## manager
module manager(
input clk,rst,rstk,sw,
input [0:0]next,
input [3:0]n,
input [2:0]mode,
input [9:0]moneyget,
input [9:0]timeget,
input swm,
input [0:0]nextt,
output reg[9:0]initial_money,
output reg [9:0]per_money,
output reg[9:0]num_of_park,
output reg[9:0]initial_vipmoney,
output reg [9:0]averagetime,
output reg[63:0]show
    );
For scale: ~10000 cells after synthesis, ~66000 um^2 of cells after synthesis.
make LEC_CHECK=0 ABC_AREA=1 CAP_MARGIN=20 CORE_ASPECT_RATIO=0.6 CORE_MARGIN=3 CORE_UTILIZATION=40 SLEW_MARGIN=10 TNS_END_PERCENT=40 finish   # period 120.0 ns
run.sh (not shown) runs the stock make flow with config.mk's settings and CLKGATE_MAP_FILE=.
Change:
ABC_AREA = default   (was 1)
CORE_ASPECT_RATIO = default   (was 0.6)
CORE_MARGIN = 2   (was 3)
CORE_UTILIZATION = 13   (was 40)
SLEW_MARGIN = 20   (was 10)
TNS_END_PERCENT = default   (was 40)
clock period = 138.0 ns   (was 120.0 ns; I/O delays follow)
After rerunning: Core utilization drops by 29 points. Via count climbs by 0.84%.
Change:
CORE_UTILIZATION = 65   (was 13)
clock period = 98.4 ns   (was 138.0 ns; I/O delays follow)
Global-route usage came out higher by 29 points.
Cell count is lower by a quarter to a third.
Design area fell by a little under a tenth.
Hold slack hardly moves.
Count of clock-buffer cells in the layout grows by 7.
Setup slack is worse by 38 ns.
Maximum frequency increases slightly.
Area after synthesis stays the same.
Utilization came out higher by 54 points.
Change:
CORE_UTILIZATION = 55   (was 65)
CTS_CLUSTER_DIAMETER = 393   (was default)
HOLD_SLACK_MARGIN = 0.29   (was default)
TNS_END_PERCENT = 5   (was default)
Core utilization shrinks by 10 points; cell count grows by 2.3%; via count shrinks by 1.1%.

Starting RTL as in the previous note.
// manager
module manager(
input clk,rst,rstk,sw,
input [0:0]next,
input [3:0]n,
input [2:0]mode,
input [9:0]moneyget,
input [9:0]timeget,
input swm,
input [0:0]nextt,
output reg[9:0]initial_money,
output reg [9:0]per_money,
output reg[9:0]num_of_park,
output reg[9:0]initial_vipmoney,
output reg [9:0]averagetime,
output reg[63:0]show
    );  
    reg nextti;
integer sumofcar;
reg [9:0]totaltime; 
reg [9:0]totalmoney;  
parameter set=3'b000;   
parameter ok=3'b001; 
parameter fail=3'b010;
parameter simoney=3'b011; 
parameter spmoney=3'b100; 
parameter snopark=3'b101;
parameter svmoney=3'b110;
parameter satime=3'b111;
parameter set_initial_money=3'b001;  
parameter set_per_money=3'b010;  
parameter set_initial_vipmoney=3'b011;  
parameter empty_park=3'b100;  
parameter set_park=3'b101;  
parameter show_money=3'b110;   
parameter zero = 8'b11000000;  
parameter one = 8'b11111001;   
parameter two = 8'b10100100;   
parameter three = 8'b10110000;
parameter four = 8'b10011001;  
parameter five = 8'b10010010;  
parameter six = 8'b10000010;   
parameter seven = 8'b11111000; 
parameter eight = 8'b10000000; 
parameter nine = 8'b10010000;  
  ...
Settings: LEC_CHECK=0, ABC_AREA=1, CAP_MARGIN=5, CORE_MARGIN=2, CORE_UTILIZATION=68, SLEW_MARGIN=20, TNS_END_PERCENT=5; clock period 60.2 ns.
The first run failed in 5_1_grt, error GRT-0232.
Then changed:
ABC_AREA = unset   (was 1)
CAP_MARGIN = 20   (was 5)
CORE_UTILIZATION = 39   (was 68)
TNS_END_PERCENT = unset   (was 5)
clock period = 95.2 ns   (was 60.2 ns; I/O delays follow)
=> The new run completed with no timing, DRC or antenna violations; synthesized cell count decreases by 11%; synthesized area climbs by 3.3%; die size grows by 79%.
Then changed:
ABC_AREA = 1   (was unset)
CORE_UTILIZATION = 68   (was 39)
TNS_END_PERCENT = 100   (was unset)
clock period = 61.4 ns   (was 95.2 ns; I/O delays follow)
=> The new run stopped in 5_1_grt (GRT-0232). Die size drops by 44%. Synthesized area drops by 3.2%. Synthesized cell count climbs by 12%.
Then changed:
ABC_AREA = unset   (was 1)
CORE_UTILIZATION = 58   (was 68)
TNS_END_PERCENT = unset   (was 100)
clock period = 80.1 ns   (was 61.4 ns; I/O delays follow)
Now the flow completed with no timing, DRC or antenna violations.
Area after synthesis rises by 3.3%.
Die area rises by 21%.
Synthesized cell count falls by 11%.
Then changed:
CORE_UTILIZATION = 40   (was 58)
clock period = 95.2 ns   (was 80.1 ns; I/O delays follow)
First-iteration DRC count drops by a quarter to a third.
Worst setup slack gains 2.4 ns.
Worst hold slack loses 0.015 ns.
Flip-flop count does not change.
Clock skew stays flat.
Cell area drops by a little under a tenth.
Final cell count drops slightly.
Routed wire length drops by a few percent.
Utilization drops by 25 points.
Area after synthesis stays the same.
Then changed:
CORE_MARGIN = 4   (was 2)
CTS_CLUSTER_DIAMETER = 34   (was unset)
CTS_CLUSTER_SIZE = 75   (was unset)
clock period = 120.0 ns   (was 95.2 ns; I/O delays follow)
Critical path depth went up by 1.
Final cell count went up by 0.34%.
Register-to-register slack improved by 19 ns.
Routed wire length went up by 0.94%.
Worst setup slack improved by 19 ns.
Area after synthesis does not change.

Starting RTL as in the previous note.
## manager
module manager(
input clk,rst,rstk,sw,
input [0:0]next,
input [3:0]n,
input [2:0]mode,
input [9:0]moneyget,
input [9:0]timeget,
input swm,
input [0:0]nextt,
output reg[9:0]initial_money,
output reg [9:0]per_money,
output reg[9:0]num_of_park,
output reg[9:0]initial_vipmoney,
output reg [9:0]averagetime,
output reg[63:0]show
    );  
    reg nextti;
integer sumofcar;
reg [9:0]totaltime; 
reg [9:0]totalmoney;  
parameter set=3'b000;   
parameter ok=3'b001; 
parameter fail=3'b010;
parameter simoney=3'b011; 
parameter spmoney=3'b100; 
parameter snopark=3'b101;
parameter svmoney=3'b110;
parameter satime=3'b111;
parameter set_initial_money=3'b001;  
parameter set_per_money=3'b010;  
parameter set_initial_vipmoney=3'b011;  
parameter empty_park=3'b100;  
parameter set_park=3'b101;  
parameter show_money=3'b110;   
parameter zero = 8'b11000000;  
parameter one = 8'b11111001;   
parameter two = 8'b10100100;   
parameter three = 8'b10110000;
parameter four = 8'b10011001;  
parameter five = 8'b10010010;  
parameter six = 8'b10000010;   
parameter seven = 8'b11111000; 
parameter eight = 8'b10000000; 
parameter nine = 8'b10010000;  
parameter _A = 8'b10001000;    
parameter _B = 8'b10000011;    
parameter _C = 8'b11000110;    
parameter _D = 8'b10100001;    
parameter _E = 8'b10000110;    
parameter _F = 8'b10001110;    
parameter _G = 8'b11000010;    
parameter _H = 8'b10001001;    
parameter _I = 8'b11110000;    
parameter _J = 8'b11110001;    
parameter _K = 8'b10001010;    
parameter _L = 8'b11000111;    
parameter _M = 8'b11001000;    
parameter _N = 8'b10101011;    
parameter _O = 8'b10100011;    
parameter _P = 8'b10001100;    
parameter _Q = 8'b10011000;    
parameter _R = 8'b11001110;    
parameter _S = 8'b10110110;    
parameter _T = 8'b10000111;    
parameter _U = 8'b11000001;    
  ...
Settings: LEC_CHECK=0, ABC_AREA=1, CAP_MARGIN=20, CELL_PAD_IN_SITES_DETAIL_PLACEMENT=2, CELL_PAD_IN_SITES_GLOBAL_PLACEMENT=1, CORE_ASPECT_RATIO=0.6, CORE_MARGIN=3, CORE_UTILIZATION=40, HOLD_SLACK_MARGIN=0.3, SLEW_MARGIN=35, TNS_END_PERCENT=50; clock period 120.0 ns.
Rerun with:
CELL_PAD_IN_SITES_DETAIL_PLACEMENT = unset   (was 2)
CELL_PAD_IN_SITES_GLOBAL_PLACEMENT = unset   (was 1)
CORE_ASPECT_RATIO = unset   (was 0.6)
CORE_MARGIN = 2   (was 3)
CORE_UTILIZATION = 58   (was 40)
HOLD_SLACK_MARGIN = unset   (was 0.3)
SLEW_MARGIN = 20   (was 35)
TNS_END_PERCENT = 5   (was 50)
clock period = 60.6 ns   (was 120.0 ns; I/O delays follow)
After rerunning: With this change the flow completed, yet does not pass: setup timing. Die area decreases by 31%. Global-route usage grows by 3.4 points. Design area rises by 26%. Sequential share of layout area drops by 2.0 points. Via count went up by 8.1%. Non-clock buffer count came out higher by 2012. Wire length drops by 20%. Synthesized cell count stays the same. Hold slack barely changes.
